// reuleaux
module reuleaux(input logic clk, input logic rst_n, input logic [2:0] colour,
                input logic [7:0] centre_x, input logic [6:0] centre_y, input logic [7:0] diameter,
                input logic start, output logic done,
                output logic [7:0] vga_x, output logic [6:0] vga_y,
                output logic [2:0] vga_colour, output logic vga_plot);
Size in the first run: ~6700 cells after synthesis, ~32 flip-flops, about 49 I/O pins, about 39000 um2 of cells after synthesis.
Settings: LEC_CHECK=0, ABC_AREA=1, CAP_MARGIN=20, CORE_MARGIN=2, CORE_UTILIZATION=72, CTS_CLUSTER_DIAMETER=393, CTS_CLUSTER_SIZE=99, PLACE_DENSITY=0.4, SLEW_MARGIN=20; clock period 12.9 ns.
run.sh (not shown) runs the stock make flow with config.mk's settings and CLKGATE_MAP_FILE=.
The baseline died in global routing (5_1_grt) (GRT-0116).
Next try:
- ABC_AREA: 1 -> default
- CORE_UTILIZATION: 72 -> 35
- CTS_CLUSTER_DIAMETER: 393 -> default
- CTS_CLUSTER_SIZE: 99 -> default
- PLACE_DENSITY: 0.4 -> default
- clock period: 12.9 -> 39.2 ns (I/O delays scaled with it)
Outcome: This time the run ran to the end with no violations; area after synthesis went down by about 8%; die size went up by about 90%; synthesized cell count went down by about 26%.
Next try:
- CORE_UTILIZATION: 35 -> 40
- GPL_ROUTABILITY_DRIVEN: default -> 0
- TNS_END_PERCENT: default -> 95
- clock period: 39.2 -> 40.1 ns (I/O delays scaled with it)
Effect: Core utilization grows by 5.0 points. Routed wire length shrinks by 1.9%. Cell area shrinks by 1.6%. Synthesized area does not change. Non-clock buffer count shrinks by 28. Worst setup slack improved by 120 ps. Via count stays flat. Clock skew is about the same. Sequential cell count is unchanged.
Next try:
- ABC_AREA: default -> 1
- CORE_UTILIZATION: 40 -> 72
- GPL_ROUTABILITY_DRIVEN: 0 -> default
- PLACE_DENSITY: default -> 0.4
- TNS_END_PERCENT: 95 -> default
- clock period: 40.1 -> 15.3 ns (I/O delays scaled with it)
This time the run never finished: it broke off in clock tree synthesis (4_1_cts).
Area after synthesis goes up by 9.0%.
Synthesized cell count goes up by 35%.
Die area goes down by 39%.
Next try:
- ABC_AREA: 1 -> default
- CORE_UTILIZATION: 72 -> 40
- PLACE_DENSITY: 0.4 -> default
- clock period: 15.3 -> 40.0 ns (I/O delays scaled with it)
After rerunning: This time the run completed without violations. Synthesized cell count goes down by about 26%. Die area goes up by 64%. Synthesized area goes down by 8.3%.

---

reuleaux again, from the RTL that the note above started with.
## reuleaux
module reuleaux(input logic clk, input logic rst_n, input logic [2:0] colour,
                input logic [7:0] centre_x, input logic [6:0] centre_y, input logic [7:0] diameter,
                input logic start, output logic done,
                output logic [7:0] vga_x, output logic [6:0] vga_y,
                output logic [2:0] vga_colour, output logic vga_plot);
==> flow/config.mk <==
export PLATFORM = sky130hd
export DESIGN_NAME = reuleaux
export DESIGN_NICKNAME = reuleaux
export VERILOG_FILES = /design/flow/design.v
export SDC_FILE = /design/flow/constraint.sdc
export NUM_CORES = 4
export LEC_CHECK = 0
export CAP_MARGIN = 20
export CORE_ASPECT_RATIO = 0.98
export CORE_MARGIN = 2
export CORE_UTILIZATION = 58
export CTS_CLUSTER_DIAMETER = 396
export CTS_CLUSTER_SIZE = 98
export GPL_ROUTABILITY_DRIVEN = 0
export SETUP_SLACK_MARGIN = -0.19
export SLEW_MARGIN = 20
export TNS_END_PERCENT = 40
==> flow/constraint.sdc <==
create_clock -name core_clock -period 40.0 [get_ports {clk}]
set_input_delay 8.0000 -clock core_clock [delete_from_list [all_inputs] [get_ports {clk}]]
set_output_delay 8.0000 -clock core_clock [all_outputs]
set_load 0.01 [all_outputs]
Change:
ABC_AREA = 1   (was not set)
CELL_PAD_IN_SITES_DETAIL_PLACEMENT = 1   (was not set)
CORE_ASPECT_RATIO = not set   (was 0.98)
CORE_MARGIN = 3   (was 2)
CORE_UTILIZATION = 65   (was 58)
CTS_CLUSTER_DIAMETER = not set   (was 396)
CTS_CLUSTER_SIZE = not set   (was 98)
GPL_ROUTABILITY_DRIVEN = not set   (was 0)
SETUP_SLACK_MARGIN = not set   (was -0.19)
SLEW_MARGIN = 15   (was 20)
TNS_END_PERCENT = not set   (was 40)
Now the flow never finished: it broke off in 3_5_place_dp.
Synthesized area is higher by roughly a tenth.
Synthesized cell count is higher by a quarter to a third.
Die area is lower slightly.
Change:
ABC_AREA = not set   (was 1)
CELL_PAD_IN_SITES_DETAIL_PLACEMENT = not set   (was 1)
CORE_ASPECT_RATIO = 0.84   (was not set)
CORE_MARGIN = 2   (was 3)
CORE_UTILIZATION = 35   (was 65)
CTS_CLUSTER_DIAMETER = 396   (was not set)
CTS_CLUSTER_SIZE = 98   (was not set)
SETUP_SLACK_MARGIN = -0.19   (was not set)
SLEW_MARGIN = 20   (was 15)
TNS_END_PERCENT = 40   (was not set)
=> With this change the flow ran to the end with no violations. Area after synthesis goes down by 8.3%. Die size increases by 66%. Synthesized cell count decreases by 26%.
Change:
CORE_ASPECT_RATIO = 0.98   (was 0.84)
CORE_MARGIN = 7   (was 2)
CORE_UTILIZATION = 58   (was 35)
GPL_ROUTABILITY_DRIVEN = 0   (was not set)
HOLD_SLACK_MARGIN = 0.27   (was not set)
TNS_END_PERCENT = 10   (was 40)
Maximum frequency hardly moves.
First-iteration DRC count is lower by 5.1%.
Flip-flop count does not change.
Global-route usage is higher by 9.8 points.
Worst setup slack loses 0.044 ns.
Register-to-register slack gains 0.05 ns.
Cell area is lower by 2.3%.
Wire length is lower by 6.2%.
Clock skew is higher by 0.0055 ns.
Change:
ABC_AREA = 1   (was not set)
CELL_PAD_IN_SITES_DETAIL_PLACEMENT = 1   (was not set)
CELL_PAD_IN_SITES_GLOBAL_PLACEMENT = 1   (was not set)
CORE_ASPECT_RATIO = 1.98   (was 0.98)
CORE_MARGIN = 2   (was 7)
CORE_UTILIZATION = 65   (was 58)
CTS_CLUSTER_DIAMETER = not set   (was 396)
CTS_CLUSTER_SIZE = 50   (was 98)
HOLD_SLACK_MARGIN = not set   (was 0.27)
MAX_ROUTING_LAYER = met4   (was not set)
SETUP_SLACK_MARGIN = not set   (was -0.19)
SLEW_MARGIN = 15   (was 20)
TNS_END_PERCENT = not set   (was 10)
With this change the flow stopped in 3_1_place_gp_skip_io, error GPL-0301.
Synthesized cell count rose by a quarter to a third.
Area after synthesis climbs by roughly a tenth.
Die area goes down by roughly a tenth.
Change:
ABC_AREA = not set   (was 1)
CELL_PAD_IN_SITES_DETAIL_PLACEMENT = not set   (was 1)
CELL_PAD_IN_SITES_GLOBAL_PLACEMENT = not set   (was 1)
CORE_ASPECT_RATIO = 0.5   (was 1.98)
CORE_UTILIZATION = 58   (was 65)
CTS_CLUSTER_DIAMETER = 396   (was not set)
CTS_CLUSTER_SIZE = 98   (was 50)
HOLD_SLACK_MARGIN = -0.07   (was not set)
MAX_ROUTING_LAYER = not set   (was met4)
SETUP_SLACK_MARGIN = -0.19   (was not set)
SLEW_MARGIN = 20   (was 15)
TNS_END_PERCENT = 40   (was not set)
Effect: Now the flow completed with no timing, DRC or antenna violations. Die size increases by a few percent. Area after synthesis goes down by a little under a tenth. Synthesized cell count goes down by a quarter to a third.

---

reuleaux again, from the RTL that the note above started with.
clock: 57.2 ns
lec_check: 0
abc_area: 0
cap_margin: 20
cell_pad_in_sites_global_placement: 1
core_aspect_ratio: 1.3
core_margin: 5
core_utilization: 15
cts_cluster_diameter: 74
cts_cluster_size: 20
gpl_timing_driven: 0
min_routing_layer: met2
slew_margin: 20
==> next run, changes <==
Settings changed: ABC_AREA 0 to unset, CELL_PAD_IN_SITES_GLOBAL_PLACEMENT 1 to unset, CORE_ASPECT_RATIO 1.3 to unset, CORE_MARGIN 5 to 2, CORE_UTILIZATION 15 to 72, CTS_CLUSTER_DIAMETER 74 to unset, CTS_CLUSTER_SIZE 20 to unset, GPL_TIMING_DRIVEN 0 to unset, MIN_ROUTING_LAYER met2 to unset.
Clock period 57.2 ns to 23.7 ns, I/O delays scaled along.
=> This time the run failed in clock tree synthesis with DPL-0038; area after synthesis does not change; die size came out lower by well over a third; synthesized cell count is unchanged.

---

reuleaux again, from the RTL that the note above started with.
make LEC_CHECK=0 ABC_AREA=1 CAP_MARGIN=20 CORE_MARGIN=2 CORE_UTILIZATION=66 CTS_CLUSTER_DIAMETER=206 CTS_CLUSTER_SIZE=98 PLACE_DENSITY=0.37 SLEW_MARGIN=20 TNS_END_PERCENT=10 finish   # period 21.8 ns
The first run aborted during global routing (5_1_grt) (GRT-0232).
Next try:
Settings changed: ABC_AREA 1 to not set, CORE_UTILIZATION 66 to 40, CTS_CLUSTER_DIAMETER 206 to not set, CTS_CLUSTER_SIZE 98 to not set, PLACE_DENSITY 0.37 to not set, TNS_END_PERCENT 10 to not set.
Clock period 21.8 ns to 39.2 ns, I/O delays scaled along.
- The changed run completed without violations
- area after synthesis fell by a little under a tenth
- die size is higher by well over a third
- synthesized cell count falls by a quarter to a third
Next try:
Settings changed: CORE_UTILIZATION 40 to 71, CTS_CLUSTER_SIZE set to 50, HOLD_SLACK_MARGIN set to -0.09.
Clock period 39.2 ns to 32.7 ns, I/O delays scaled along.
- Now the flow died in global routing (5_1_grt)
- die size came out lower by well over a third
- area after synthesis stays the same
- synthesized cell count stays the same
Next try:
Settings changed: ABC_AREA set to 1, CTS_CLUSTER_DIAMETER set to 216, CTS_CLUSTER_SIZE 50 to 43, HOLD_SLACK_MARGIN -0.09 to not set.
Clock period 32.7 ns to 33.1 ns, I/O delays scaled along.
Result: With this change the flow finished clean; synthesized area increases by 9.0%; die area increases by about 9%; synthesized cell count increases by about 35%.

---

reuleaux again, from the RTL that the note above started with.
export LEC_CHECK = 0
export ABC_AREA = 1
export CAP_MARGIN = 15
export CELL_PAD_IN_SITES_GLOBAL_PLACEMENT = 0
export CORE_ASPECT_RATIO = 0.98
export CORE_MARGIN = 2
export CORE_UTILIZATION = 70
export CTS_CLUSTER_DIAMETER = 358
export CTS_CLUSTER_SIZE = 43
export GPL_ROUTABILITY_DRIVEN = 1
export GPL_TIMING_DRIVEN = 1
export HOLD_SLACK_MARGIN = -0.09
export SETUP_SLACK_MARGIN = -1.74
export SLEW_MARGIN = 0
create_clock -name core_clock -period 25.2 [get_ports {clk}]
The baseline did not get past global routing.
Edit:
==> flow/config.mk (replaced) <==
export PLATFORM = sky130hd
export DESIGN_NAME = reuleaux
export DESIGN_NICKNAME = reuleaux
export VERILOG_FILES = /design/flow/design.v
export SDC_FILE = /design/flow/constraint.sdc
export NUM_CORES = 4
export LEC_CHECK = 0
export ABC_AREA = 0
export CAP_MARGIN = 15
export CELL_PAD_IN_SITES_GLOBAL_PLACEMENT = 0
export CORE_ASPECT_RATIO = 1.11
export CORE_MARGIN = 2
export CORE_UTILIZATION = 58
export CTS_CLUSTER_SIZE = 29
export GPL_ROUTABILITY_DRIVEN = 1
export GPL_TIMING_DRIVEN = 1
export PLACE_DENSITY_LB_ADDON = 0.19
export SLEW_MARGIN = 40
==> flow/constraint.sdc (replaced) <==
create_clock -name core_clock -period 30.7 [get_ports {clk}]
set_input_delay 6.1400 -clock core_clock [delete_from_list [all_inputs] [get_ports {clk}]]
set_output_delay 6.1400 -clock core_clock [all_outputs]
set_load 0.01 [all_outputs]
Effect:
- The new run reached the layout checks and failed them: negative setup slack
- synthesized area falls by a little under a tenth
- die area is higher by roughly a tenth
- synthesized cell count drops by a quarter to a third
Edit:
--- a/flow/config.mk
+++ b/flow/config.mk
@@ -8,11 +8,12 @@
 export ABC_AREA = 0
 export CAP_MARGIN = 15
-export CELL_PAD_IN_SITES_GLOBAL_PLACEMENT = 0
+export CELL_PAD_IN_SITES_GLOBAL_PLACEMENT = 3
 export CORE_ASPECT_RATIO = 1.11
 export CORE_MARGIN = 2
-export CORE_UTILIZATION = 58
-export CTS_CLUSTER_SIZE = 29
+export CORE_UTILIZATION = 29
+export CTS_CLUSTER_SIZE = 98
 export GPL_ROUTABILITY_DRIVEN = 1
 export GPL_TIMING_DRIVEN = 1
 export PLACE_DENSITY_LB_ADDON = 0.19
-export SLEW_MARGIN = 40
+export SETUP_SLACK_MARGIN = 5.0
+export SLEW_MARGIN = 0
Result:
- The changed run produced a layout that fails on negative setup slack
- worst hold slack is worse by 0.018 ns
- worst setup slack is better by 0.13 ns
- non-clock buffer count increases by 336
- design area increases by 9.4%
Edit:
==> flow/config.mk (replaced) <==
export PLATFORM = sky130hd
export DESIGN_NAME = reuleaux
export DESIGN_NICKNAME = reuleaux
export VERILOG_FILES = /design/flow/design.v
export SDC_FILE = /design/flow/constraint.sdc
export NUM_CORES = 4
export LEC_CHECK = 0
export ABC_AREA = 0
export CAP_MARGIN = 15
export CELL_PAD_IN_SITES_GLOBAL_PLACEMENT = 0
export CORE_ASPECT_RATIO = 1.11
export CORE_MARGIN = 2
export CORE_UTILIZATION = 65
export CTS_CLUSTER_DIAMETER = 358
export CTS_CLUSTER_SIZE = 43
export GPL_ROUTABILITY_DRIVEN = 1
export GPL_TIMING_DRIVEN = 1
export SLEW_MARGIN = 0
After rerunning: The new run completed and failed the layout checks on max-capacitance violations, max-slew violations, negative setup slack; sequential share of layout area rises by 0.16 points; first-iteration DRC count rises to 2.9 times its value; sequential cell count is unchanged; final area falls by roughly a tenth; die area falls by well over a third; via count rises by roughly a tenth.
